Design conv, start of the top module:
module conv(
           input Aclk,
           input rst,
           input [7:0] Xin,
           input [7:0] Kin,
           output reg [7:0] Rout,
           output reg result_done
       );
clock: 6.5 ns
lec_check: 0
cap_margin: 0
core_aspect_ratio: 0.92
core_margin: 2
core_utilization: 72
cts_cluster_diameter: 397
cts_cluster_size: 51
place_density_lb_addon: 0.0
setup_slack_margin: 1.83
slew_margin: 20
tns_end_percent: 65
run.sh (not shown) runs the stock make flow with config.mk's settings and CLKGATE_MAP_FILE=.
The baseline finished but fails on setup timing.
Then changed:
- CAP_MARGIN: 0 -> 20
- CORE_ASPECT_RATIO: 0.92 -> unset
- CTS_CLUSTER_DIAMETER: 397 -> unset
- CTS_CLUSTER_SIZE: 51 -> unset
- PLACE_DENSITY: unset -> 0.4
- PLACE_DENSITY_LB_ADDON: 0.0 -> unset
- SETUP_SLACK_MARGIN: 1.83 -> unset
- TNS_END_PERCENT: 65 -> 15
- clock period: 6.5 -> 5.62 ns (I/O delays scaled with it)
Result: The new run completed, yet does not pass: setup timing. Worst setup slack loses 1.0 ns. Via count goes up by 2.9%.
Then changed:
- CORE_UTILIZATION: 72 -> 59
- PLACE_DENSITY: 0.4 -> unset
- TNS_END_PERCENT: 15 -> unset
- clock period: 5.62 -> 5.12 ns (I/O delays scaled with it)
After rerunning: The changed run produced a layout that fails on setup timing; fmax went up by 2.3%; area after synthesis is unchanged; die area went up by 22%; hold slack is worse by 0.017 ns; worst setup slack is worse by 0.34 ns; via count went down by 3.8%; count of clock-buffer cells in the layout went up by 3; sequential share of layout area went down by 0.57 points; design area went up by 4.1%; global-route usage went down by 7.0 points.
Then changed:
- CORE_UTILIZATION: 59 -> 65
- clock period: 5.12 -> 6.45 ns (I/O delays scaled with it)
The changed run finished but failed the layout checks on setup timing.
Design area falls by 3.1%.
Final cell count falls by 2.2%.
Area after synthesis stays the same.
Worst setup slack improves by 1.3 ns.
Clock-buffer cell count falls by 5.
Flip-flop count does not change.
Register-to-register slack improves by 1.3 ns.
Global-route usage rises by 2.4 points.

* * *

conv again, from the RTL that the note above started with.
make LEC_CHECK=0 ABC_AREA=1 CAP_MARGIN=15 CORE_MARGIN=10 CORE_UTILIZATION=40 MAX_ROUTING_LAYER=met4 SLEW_MARGIN=20 finish   # period 4.33 ns
The baseline finished but failed the layout checks on negative setup slack.
==> next run, changes <==
ABC_AREA = default   (was 1)
CAP_MARGIN = 20   (was 15)
CORE_MARGIN = 2   (was 10)
CORE_UTILIZATION = 52   (was 40)
MAX_ROUTING_LAYER = default   (was met4)
clock period = 4.88 ns   (was 4.33 ns; I/O delays follow)
After rerunning:
- The new run finished but failed the layout checks on negative setup slack
- area after synthesis decreases by 7.2%
- worst setup slack improves by 470 ps
- non-clock buffer count is lower by 34
- global-route usage goes up by 9.9 points
- die area shrinks by 37%
- sequential cell count is unchanged
- maximum frequency shrinks by 1.2%
- core utilization is higher by 14 points
- first-iteration DRC count shrinks by 36%
- worst hold slack improved by 53 ps
==> next run, changes <==
CTS_CLUSTER_SIZE = 10   (was default)
PLACE_DENSITY = 0.4   (was default)
SETUP_SLACK_MARGIN = 1.17   (was default)
The new run finished with negative setup slack left.
Flip-flop count does not change.
Global-route usage is higher by 0.80 points.
Maximum frequency is lower by 1.7%.
Wire length is higher by 3.2%.
Via count hardly moves.

* * *

conv again, from the RTL that the note above started with.
Settings: LEC_CHECK=0, CAP_MARGIN=20, CORE_MARGIN=2, CORE_UTILIZATION=69, CTS_CLUSTER_DIAMETER=252, CTS_CLUSTER_SIZE=100, SETUP_SLACK_MARGIN=1.87, SLEW_MARGIN=20, TNS_END_PERCENT=10; clock period 10.0 ns.
==> next run, changes <==
==> flow/config.mk (replaced) <==
export PLATFORM = sky130hd
export DESIGN_NAME = conv
export DESIGN_NICKNAME = conv
export VERILOG_FILES = /design/flow/design.v
export SDC_FILE = /design/flow/constraint.sdc
export NUM_CORES = 4
export LEC_CHECK = 0
export ABC_AREA = 0
export CAP_MARGIN = 25
export CORE_MARGIN = 2
export CORE_UTILIZATION = 21
export GPL_ROUTABILITY_DRIVEN = 0
export SLEW_MARGIN = 20
=>
- synthesized area does not change
- cell area rose by 5.0%
- count of clock-buffer cells in the layout drops by 2
- core utilization fell by 50 points
- worst setup slack got worse by 0.15 ns
- sequential share of layout area fell by 0.75 points
- first-iteration DRC count falls by 9.5%
- maximum frequency is lower by 1.9%
==> next run, changes <==
--- a/flow/config.mk
+++ b/flow/config.mk
@@ -7,7 +7,10 @@
 export LEC_CHECK = 0
-export ABC_AREA = 0
-export CAP_MARGIN = 25
+export CAP_MARGIN = 20
+export CORE_ASPECT_RATIO = 1.37
 export CORE_MARGIN = 2
-export CORE_UTILIZATION = 21
-export GPL_ROUTABILITY_DRIVEN = 0
+export CORE_UTILIZATION = 69
+export CTS_CLUSTER_DIAMETER = 252
+export CTS_CLUSTER_SIZE = 100
+export SETUP_SLACK_MARGIN = -0.96
 export SLEW_MARGIN = 20
+export TNS_END_PERCENT = 25
What happened:
- synthesized cell count stays the same
- setup slack improved by 0.17 ns
- via count went up by 3.8%
- design area went down by 5.3%
==> next run, changes <==
==> flow/config.mk (replaced) <==
export PLATFORM = sky130hd
export DESIGN_NAME = conv
export DESIGN_NICKNAME = conv
export VERILOG_FILES = /design/flow/design.v
export SDC_FILE = /design/flow/constraint.sdc
export NUM_CORES = 4
export LEC_CHECK = 0
export CAP_MARGIN = 25
export CORE_MARGIN = 10
export CORE_UTILIZATION = 40
export MAX_ROUTING_LAYER = met4
export SLEW_MARGIN = 20
What happened:
- worst setup slack degrades by 0.31 ns
- die size went up by 95%
- wire length went up by 6.5%
- global-route usage went down by 17 points
- area after synthesis stays the same
- core utilization went down by 30 points
==> next run, changes <==
--- a/flow/config.mk
+++ b/flow/config.mk
@@ -7,6 +7,9 @@
 export LEC_CHECK = 0
-export CAP_MARGIN = 25
-export CORE_MARGIN = 10
-export CORE_UTILIZATION = 40
-export MAX_ROUTING_LAYER = met4
+export CAP_MARGIN = 20
+export CORE_MARGIN = 2
+export CORE_UTILIZATION = 69
+export CTS_CLUSTER_DIAMETER = 230
+export CTS_CLUSTER_SIZE = 100
+export HOLD_SLACK_MARGIN = 0.27
 export SLEW_MARGIN = 20
+export TNS_END_PERCENT = 5
Result: Routed wire length came out lower by 7.2%. Cell area goes down by 1.6%. Core utilization went up by 30 points. First-iteration DRC count is higher by 22%. Worst hold slack is worse by 0.0046 ns. Die area shrinks by 49%. Setup slack is better by 0.29 ns. Area after synthesis stays the same. Clock-buffer cell count increases by 1.
==> next run, changes <==
--- a/flow/config.mk
+++ b/flow/config.mk
@@ -10,3 +10,3 @@
 export CORE_UTILIZATION = 69
-export CTS_CLUSTER_DIAMETER = 230
+export CTS_CLUSTER_DIAMETER = 252
 export CTS_CLUSTER_SIZE = 100
@@ -14,2 +14,2 @@
 export SLEW_MARGIN = 20
-export TNS_END_PERCENT = 5
+export TNS_END_PERCENT = 10
After rerunning:
- clock-buffer cell count stays the same
- final cell count is unchanged
- design area does not change
- worst setup slack is unchanged
